== build 6 ==
// ResonantLowPassFilter
module ResonantLowPassFilter(
    input clk,
    input signed [15:0] audio_in,
    input signed [15:0] cutoff,
    input signed [15:0] resonance,
    input signed [15:0] gain,
    input reset_n,
    output reg signed [15:0] filtered_audio
);
make LEC_CHECK=0 CAP_MARGIN=20 CORE_MARGIN=2 CORE_UTILIZATION=61 CTS_CLUSTER_SIZE=61 HOLD_SLACK_MARGIN=0.3 SETUP_SLACK_MARGIN=0.88 SLEW_MARGIN=20 TNS_END_PERCENT=5 finish   # period 3.81 ns
run.sh (not shown) runs the stock make flow with config.mk's settings and CLKGATE_MAP_FILE=.
Build 6 ran in full, but the layout does not pass; the checks complain about negative setup slack.
## Diff of input files: build 16 against build 6
Settings: a deleted TNS_END_PERCENT that had been 5; a deleted HOLD_SLACK_MARGIN that had been 0.3; a change of CORE_UTILIZATION from 61 to 39; a deleted CTS_CLUSTER_SIZE that had been 61; a deleted SETUP_SLACK_MARGIN that had been 0.88; a change of the clock period (ns, I/O delays scaled along) from 3.81 to 11.0.
Results
The beginning of the critical path comes out state[7] in one run and state[8] in the other, namely in build 6 and build 16 respectively. Build 16 completed end to end with timing, DRC and antenna clean. From build 6 to build 16 the numbers moved as follows: utilization fell 33 points; core utilization at floorplan fell 23 points; number of buffers inserted by post-CTS setup repair fell 34; number of well taps rose about 50%. Fmax | build 16 vs build 6 | build 16 slower.
Input changes introduced in build 62 (baseline for comparison: build 16):
Settings: CORE_UTILIZATION now 64, was 39; the clock period (ns, I/O delays scaled along) now 6.75, was 11.0.
## What came out
Of build 62 and build 16, it is build 62 that has the lower maximum fanout count along the critical path. Number of clock buffers in the layout ends up lower on build 16. Build 62 has less setup slack than build 16.
The following lists how build 55 was set up differently from build 62:
Settings: CORE_UTILIZATION: 64 -> 40; SETUP_SLACK_MARGIN: unset -> 0.86.
Findings:
Diff build 62 -> build 55: pre-CTS worst setup slack picked up an extra 130 ps; sequential share of cell area lost 0.57 points; final instance area picked up an extra 6.8%; cell area after synthesis neither gained nor lost much. Build 62 → build 55: number of placed cells counting well taps saw an increase, global-route usage shows a reduction of 11 points, final critical-path required period moved down, met2 usage in global routing shrank by 17 points, count of clock buffers in the final design lower. Floorplan-stage core utilization: lower on build 55.
The inputs of build 18 differ from those of build 55 as listed below.
Settings: SETUP_SLACK_MARGIN no longer set, was 0.86; PLACE_DENSITY now 0.95, previously not set; CORE_UTILIZATION now 72, was 40; the clock period (ns, I/O delays scaled along) now 5.72, was 6.75.
==> comparison <==
Comparing number of antenna violations at the first check in global routing for build 18 and build 55, the bigger number came from build 18. The launching instance or port of the critical path comes out state[4] in one run and alpha[5] in the other, namely in build 55 and build 18 respectively. Diff build 55 -> build 18 | post-CTS resize count | down by more than a quarter. Relative to build 55, clock-buffer cell count increased by 1 in build 18. Any difference in post-route clock skew between build 55 and build 18 is small enough to ignore. Of build 18 and build 55, the run reporting the higher critical path buffer and inverter count was build 55. Build 18: all stages done; final checks FAILED (negative setup slack). Measured against each other, build 18 and build 55 differ in final RePlAce weighted congestion, the lower figure coming from build 55.
The following lists how build 27 was set up differently from build 18:
Settings: TNS_END_PERCENT newly set to 5; CAP_MARGIN changed from 20 to 5; PLACE_DENSITY removed (was 0.95).
[summary]
- Build 27 finished all stages; layout check result: FAIL, due to negative setup slack.
- When build 27 is measured against build 18, its critical path depth turns out 1 higher.
- Comparing build 18 and build 27, final cell count is higher on build 18.
- Data required time at the worst endpoint: build 27 < build 18
- Build 27 vs. build 18: number of setup violations in the final report essentially unchanged; overall global routing resource usage now smaller.


The RTL this note starts from:
==> flow/design.v <==
module ResonantLowPassFilter(
    input clk,
    input signed [15:0] audio_in,
    input signed [15:0] cutoff,
    input signed [15:0] resonance,
    input signed [15:0] gain,
    input reset_n,
    output reg signed [15:0] filtered_audio
);
    parameter [15:0] MAX_POS_VALUE = 16'h7FFF;
    parameter [15:0] MIN_NEG_VALUE = -16'h8000;
    reg signed [15:0] state;
    reg signed [15:0] feedback;
    reg signed [15:0] output_reg;
    reg signed [15:0] alpha;
    reg signed [15:0] beta;
    reg signed [15:0] gamma;
    wire signed [31:0] fb_prod  = $signed(state) * $signed(beta);
    wire signed [31:0] out_prod = $signed(state) * $signed(alpha);
    wire signed [16:0] fb_full  = fb_prod >>> 15;
    wire signed [16:0] out_full = out_prod >>> 15;
    wire signed [16:0] st_full  = $signed(audio_in) - $signed(feedback);
    wire signed [16:0] fa_full  = $signed(output_reg) + ($signed(gamma) >>> 1);
    function signed [15:0] sat17;
        input signed [16:0] v;
        begin
            if (v > $signed({MAX_POS_VALUE[15], MAX_POS_VALUE}))
                sat17 = $signed(MAX_POS_VALUE);
            else if (v < $signed({MIN_NEG_VALUE[15], MIN_NEG_VALUE}))
                sat17 = $signed(MIN_NEG_VALUE);
            else
                sat17 = v[15:0];
        end
    endfunction
    always @(posedge clk or negedge reset_n) begin
        if (!reset_n) begin
            state <= $signed(16'h0000);
            feedback <= $signed(16'h0000);
            output_reg <= $signed(16'h0000);
            alpha <= $signed(16'h0000);
            beta <= $signed(16'h0000);
            gamma <= $signed(16'h0000);
            filtered_audio <= $signed(16'h0000);
        end else begin
            alpha <= $signed(cutoff);
            beta <= $signed(resonance);
            gamma <= $signed(gain);
            feedback <= sat17(fb_full);
            state <= sat17(st_full);
            output_reg <= sat17(out_full);
            filtered_audio <= sat17(fa_full);  
        end
    end
endmodule
==> flow/config.mk <==
export PLATFORM = sky130hd
export DESIGN_NAME = ResonantLowPassFilter
export DESIGN_NICKNAME = ResonantLowPassFilter
export VERILOG_FILES = /design/flow/design.v
export SDC_FILE = /design/flow/constraint.sdc
export NUM_CORES = 4
export LEC_CHECK = 0
export CAP_MARGIN = 0
export CELL_PAD_IN_SITES_DETAIL_PLACEMENT = 0
export CELL_PAD_IN_SITES_GLOBAL_PLACEMENT = 0
export CORE_ASPECT_RATIO = 0.88
export CORE_MARGIN = 2
export CORE_UTILIZATION = 72
export CTS_CLUSTER_DIAMETER = 260
export CTS_CLUSTER_SIZE = 35
export GPL_ROUTABILITY_DRIVEN = 1
export GPL_TIMING_DRIVEN = 1
export HOLD_SLACK_MARGIN = -0.05
export MAX_ROUTING_LAYER = met4
export MIN_ROUTING_LAYER = met1
export PLACE_DENSITY_LB_ADDON = 0.03
export SETUP_SLACK_MARGIN = 0.81
export SLEW_MARGIN = 20
==> flow/constraint.sdc <==
create_clock -name core_clock -period 6.58 [get_ports {clk}]
set_input_delay 1.3160 -clock core_clock [delete_from_list [all_inputs] [get_ports {clk}]]
set_output_delay 1.3160 -clock core_clock [all_outputs]
set_load 0.01 [all_outputs]
Change:
- CAP_MARGIN: 0 -> 10
- CELL_PAD_IN_SITES_DETAIL_PLACEMENT: 0 -> unset
- CELL_PAD_IN_SITES_GLOBAL_PLACEMENT: 0 -> unset
- CORE_ASPECT_RATIO: 0.88 -> unset
- CTS_CLUSTER_DIAMETER: 260 -> 378
- CTS_CLUSTER_SIZE: 35 -> unset
- GPL_ROUTABILITY_DRIVEN: 1 -> unset
- GPL_TIMING_DRIVEN: 1 -> unset
- HOLD_SLACK_MARGIN: -0.05 -> unset
- MAX_ROUTING_LAYER: met4 -> unset
- MIN_ROUTING_LAYER: met1 -> unset
- PLACE_DENSITY_LB_ADDON: 0.03 -> unset
- SETUP_SLACK_MARGIN: 0.81 -> unset
- clock period: 6.58 -> 5.72 ns (I/O delays scaled with it)
The new run finished but failed the layout checks on negative setup slack.
Final area increases by 2.7%.
Flip-flop count stays the same.
Wire length decreases by 1.9%.
Die size hardly moves.
Via count increases by 0.99%.
Clock skew decreases by 0.0042 ns.
Setup slack is worse by 0.91 ns.
First-iteration DRC count decreases by 5.1%.
Global-route usage decreases by 1.7 points.
Area after synthesis stays the same.
Change:
- CAP_MARGIN: 10 -> 20
- CORE_UTILIZATION: 72 -> 40
- CTS_CLUSTER_DIAMETER: 378 -> unset
- clock period: 5.72 -> 6.75 ns (I/O delays scaled with it)
Outcome:
- The new run went through all stages and came out clean
- die area grows by well over a third
- synthesized area does not change
- worst setup slack improved by 0.89 ns
- wire length shrinks by a few percent
- via count shrinks by a little under a tenth
- cell count grows by a few percent
- cell area shrinks by a few percent
Change:
- CORE_MARGIN: 2 -> 7
- MAX_ROUTING_LAYER: unset -> met4
- clock period: 6.75 -> 7.0 ns (I/O delays scaled with it)
=> The new run ran to the end with no violations. Design area falls slightly. Hold slack improves by 0.017 ns. Routed wire length rises by a few percent. Fmax falls by a few percent. Synthesized area is unchanged.


Starts from the design.v that is shown in full above.
Settings: LEC_CHECK=0, CAP_MARGIN=20, CORE_MARGIN=2, CORE_UTILIZATION=72, MAX_ROUTING_LAYER=met4, PLACE_DENSITY_LB_ADDON=0.07, SLEW_MARGIN=20; clock period 6.47 ns.
The first run ran to the end with no violations.
Change:
CORE_UTILIZATION = 40   (was 72)
MAX_ROUTING_LAYER = not set   (was met4)
PLACE_DENSITY_LB_ADDON = not set   (was 0.07)
clock period = 7.0 ns   (was 6.47 ns; I/O delays follow)
After rerunning: Worst setup slack improved by 210 ps; fmax came out lower by 4.8%; via count came out lower by 5.0%; clock skew came out higher by 3.9 ps; worst hold slack improved by 14 ps; critical path depth is unchanged; synthesized cell count does not change; clock-buffer cell count does not change.
Change:
CORE_UTILIZATION = 59   (was 40)
CTS_CLUSTER_DIAMETER = 218   (was not set)
CTS_CLUSTER_SIZE = 100   (was not set)
TNS_END_PERCENT = 5   (was not set)
- The changed run finished clean
- die area decreases by a quarter to a third
- count of clock-buffer cells in the layout came out higher by 2
- maximum frequency is about the same
Change:
CELL_PAD_IN_SITES_GLOBAL_PLACEMENT = 1   (was not set)
CORE_UTILIZATION = 40   (was 59)
CTS_CLUSTER_DIAMETER = 345   (was 218)
CTS_CLUSTER_SIZE = 22   (was 100)
HOLD_SLACK_MARGIN = -0.1   (was not set)
SETUP_SLACK_MARGIN = 0.05   (was not set)
TNS_END_PERCENT = not set   (was 5)
After rerunning: The new run produced a clean layout; hold slack improved by 20 ps; sequential cell count does not change; worst setup slack improved by 26 ps; clock skew rises by 13 ps.


job 7959:
// ResonantLowPassFilter: RTL as listed in full above, without the edits since
make LEC_CHECK=0 CAP_MARGIN=0 CELL_PAD_IN_SITES_DETAIL_PLACEMENT=0 CELL_PAD_IN_SITES_GLOBAL_PLACEMENT=0 CORE_ASPECT_RATIO=0.88 CORE_MARGIN=2 CORE_UTILIZATION=72 CTS_CLUSTER_DIAMETER=104 CTS_CLUSTER_SIZE=35 GPL_ROUTABILITY_DRIVEN=1 GPL_TIMING_DRIVEN=1 HOLD_SLACK_MARGIN=-0.05 MAX_ROUTING_LAYER=met4 MIN_ROUTING_LAYER=met1 PLACE_DENSITY=0.35 SETUP_SLACK_MARGIN=0.81 SLEW_MARGIN=5 finish   # period 6.58 ns
Job 7959: PASS, flow complete, no timing, DRC or antenna violations
diff inputs: job 7959 => job 8753
- a deleted HOLD_SLACK_MARGIN that had been -0.05
- a deleted MIN_ROUTING_LAYER that had been met1
- a deleted CTS_CLUSTER_DIAMETER that had been 104
- a deleted GPL_ROUTABILITY_DRIVEN that had been 1
- a deleted CORE_ASPECT_RATIO that had been 0.88
- a change of SLEW_MARGIN from 5 to 20
- a change of SETUP_SLACK_MARGIN from 0.81 to 1.63
- a deleted PLACE_DENSITY that had been 0.35
- a deleted CELL_PAD_IN_SITES_DETAIL_PLACEMENT that had been 0
- a change of CAP_MARGIN from 0 to 10
- a deleted CTS_CLUSTER_SIZE that had been 35
- a deleted GPL_TIMING_DRIVEN that had been 1
- a deleted CELL_PAD_IN_SITES_GLOBAL_PLACEMENT that had been 0
- a deleted MAX_ROUTING_LAYER that had been met4
- a change of the clock period (ns, I/O delays scaled along) from 6.58 to 5.72
## What came out
In job 8753 the implementation completed, yet the final layout does not meet the checks, the culprit being setup timing. Sort job 7959 and job 8753 by clock-buffer cell count desc -> top: job 7959. Job 8753 against job 7959: clock period minus worst slack decreased by 0.070 ns relative to the old numbers; count of cell instances traversed by the critical path down 1.
Input changes introduced in job 2702 (baseline for comparison: job 8753):
- clearing SETUP_SLACK_MARGIN, which used to be 1.63
- swapping 10 for 20 in CAP_MARGIN
- putting CTS_CLUSTER_SIZE at 35 where nothing was set
- swapping 5.72 for 4.95 in the clock period (ns, I/O delays scaled along)
Job 2702 ran in full, but the layout does not pass; the checks complain about setup timing.
Layout checks on job 8753: not met. Flow itself completed; violations: setup timing.
Between job 2702 and job 8753, the hold slack does not differ in any meaningful way.
Taking job 8753 as the reference point, the global-route usage of job 2702 rises by 0.48 points.
Job 2702 against job 8753: total routed wire length on the met1 layer +2.7%, tally of non-filler cells in the final layout lost 10.
Flip-flop and latch share of the layout cell area: job 2702 vs job 8753 — no meaningful difference
Lower post-DP HPWL was reported by job 8753, not job 2702.
Input changes introduced in job 5705 (baseline for comparison: job 2702):
- CTS_CLUSTER_SIZE: 35 -> unset
- ABC_AREA: unset -> 1
- SETUP_SLACK_MARGIN: unset -> 0.62
- the clock period (ns, I/O delays scaled along): 4.95 -> 5.82
--- outcome ---
As far as fraction of area in clock buffers and inverters is concerned, job 5705 and job 2702 perform about the same. Job 2702 -> job 5705: number of instances resized during post-cts repair decreased by more than 10%. Summary of job 5705 over job 2702: share of the clock period used by the worst path went down 26 points; non-filler instance count after layout went up 831; non-clock buffer count went down about 20%; floorplan utilization went up 0.38 points. Job 5705: complete, dirty (setup timing).


// ResonantLowPassFilter: RTL as listed in full above, without the edits since
clock: 9.33 ns
lec_check: 0
cap_margin: 30
cell_pad_in_sites_detail_placement: 1
cell_pad_in_sites_global_placement: 2
core_aspect_ratio: 0.63
core_margin: 10
core_utilization: 18
cts_cluster_diameter: 93
cts_cluster_size: 78
gpl_routability_driven: 1
gpl_timing_driven: 1
hold_slack_margin: 0.26
max_routing_layer: met4
min_routing_layer: met1
place_density_lb_addon: 0.1
setup_slack_margin: 1.22
slew_margin: 20
tns_end_percent: 35
==> next run, changes <==
- CELL_PAD_IN_SITES_GLOBAL_PLACEMENT: 2 -> 3
- CORE_MARGIN: 10 -> 9
- CORE_UTILIZATION: 18 -> 39
- CTS_CLUSTER_DIAMETER: 93 -> 125
- GPL_TIMING_DRIVEN: 1 -> 0
- PLACE_DENSITY_LB_ADDON: 0.1 -> 0.2
- SETUP_SLACK_MARGIN: 1.22 -> not set
- SLEW_MARGIN: 20 -> 40
Non-clock buffer count grows by 45. Count of clock-buffer cells in the layout grows by 1. Global-route usage grows by 10 points. First-iteration DRC count grows by 65%. Via count grows by 4.3%.
==> next run, changes <==
- CORE_MARGIN: 9 -> 10
- PLACE_DENSITY_LB_ADDON: 0.2 -> 0.1
After rerunning: The new run completed with no timing, DRC or antenna violations; count of clock-buffer cells in the layout shrinks by 2; wire length came out higher by a few percent; register-to-register slack degrades by 0.03 ns; first-iteration DRC count increases by a few percent; setup slack degrades by 0.026 ns; global-route usage goes up by 0.22 points.
==> next run, changes <==
- CAP_MARGIN: 30 -> 20
- CELL_PAD_IN_SITES_DETAIL_PLACEMENT: 1 -> 2
- CELL_PAD_IN_SITES_GLOBAL_PLACEMENT: 3 -> 2
- CORE_MARGIN: 10 -> 2
- CORE_UTILIZATION: 39 -> 18
- CTS_CLUSTER_DIAMETER: 125 -> 93
- CTS_CLUSTER_SIZE: 78 -> 99
- GPL_TIMING_DRIVEN: 0 -> 1
- SLEW_MARGIN: 40 -> 20
- TNS_END_PERCENT: 35 -> not set
Cell area is higher by 3.7%.
Flip-flop count stays the same.
Area after synthesis does not change.
==> next run, changes <==
- CELL_PAD_IN_SITES_DETAIL_PLACEMENT: 2 -> not set
- CELL_PAD_IN_SITES_GLOBAL_PLACEMENT: 2 -> not set
- CORE_ASPECT_RATIO: 0.63 -> not set
- CORE_UTILIZATION: 18 -> 66
- CTS_CLUSTER_DIAMETER: 93 -> not set
- CTS_CLUSTER_SIZE: 99 -> not set
- GPL_ROUTABILITY_DRIVEN: 1 -> not set
- GPL_TIMING_DRIVEN: 1 -> not set
- HOLD_SLACK_MARGIN: 0.26 -> not set
- MAX_ROUTING_LAYER: met4 -> not set
- MIN_ROUTING_LAYER: met1 -> not set
- PLACE_DENSITY_LB_ADDON: 0.1 -> not set
- clock period: 9.33 -> 5.72 ns (I/O delays scaled with it)
The new run finished with negative setup slack left.
Sequential cell count stays the same.
Cell area goes up by 4.6%.
Critical path depth rose by 2.
Routed wire length came out lower by 26%.
Clock-buffer cell count goes down by 3.
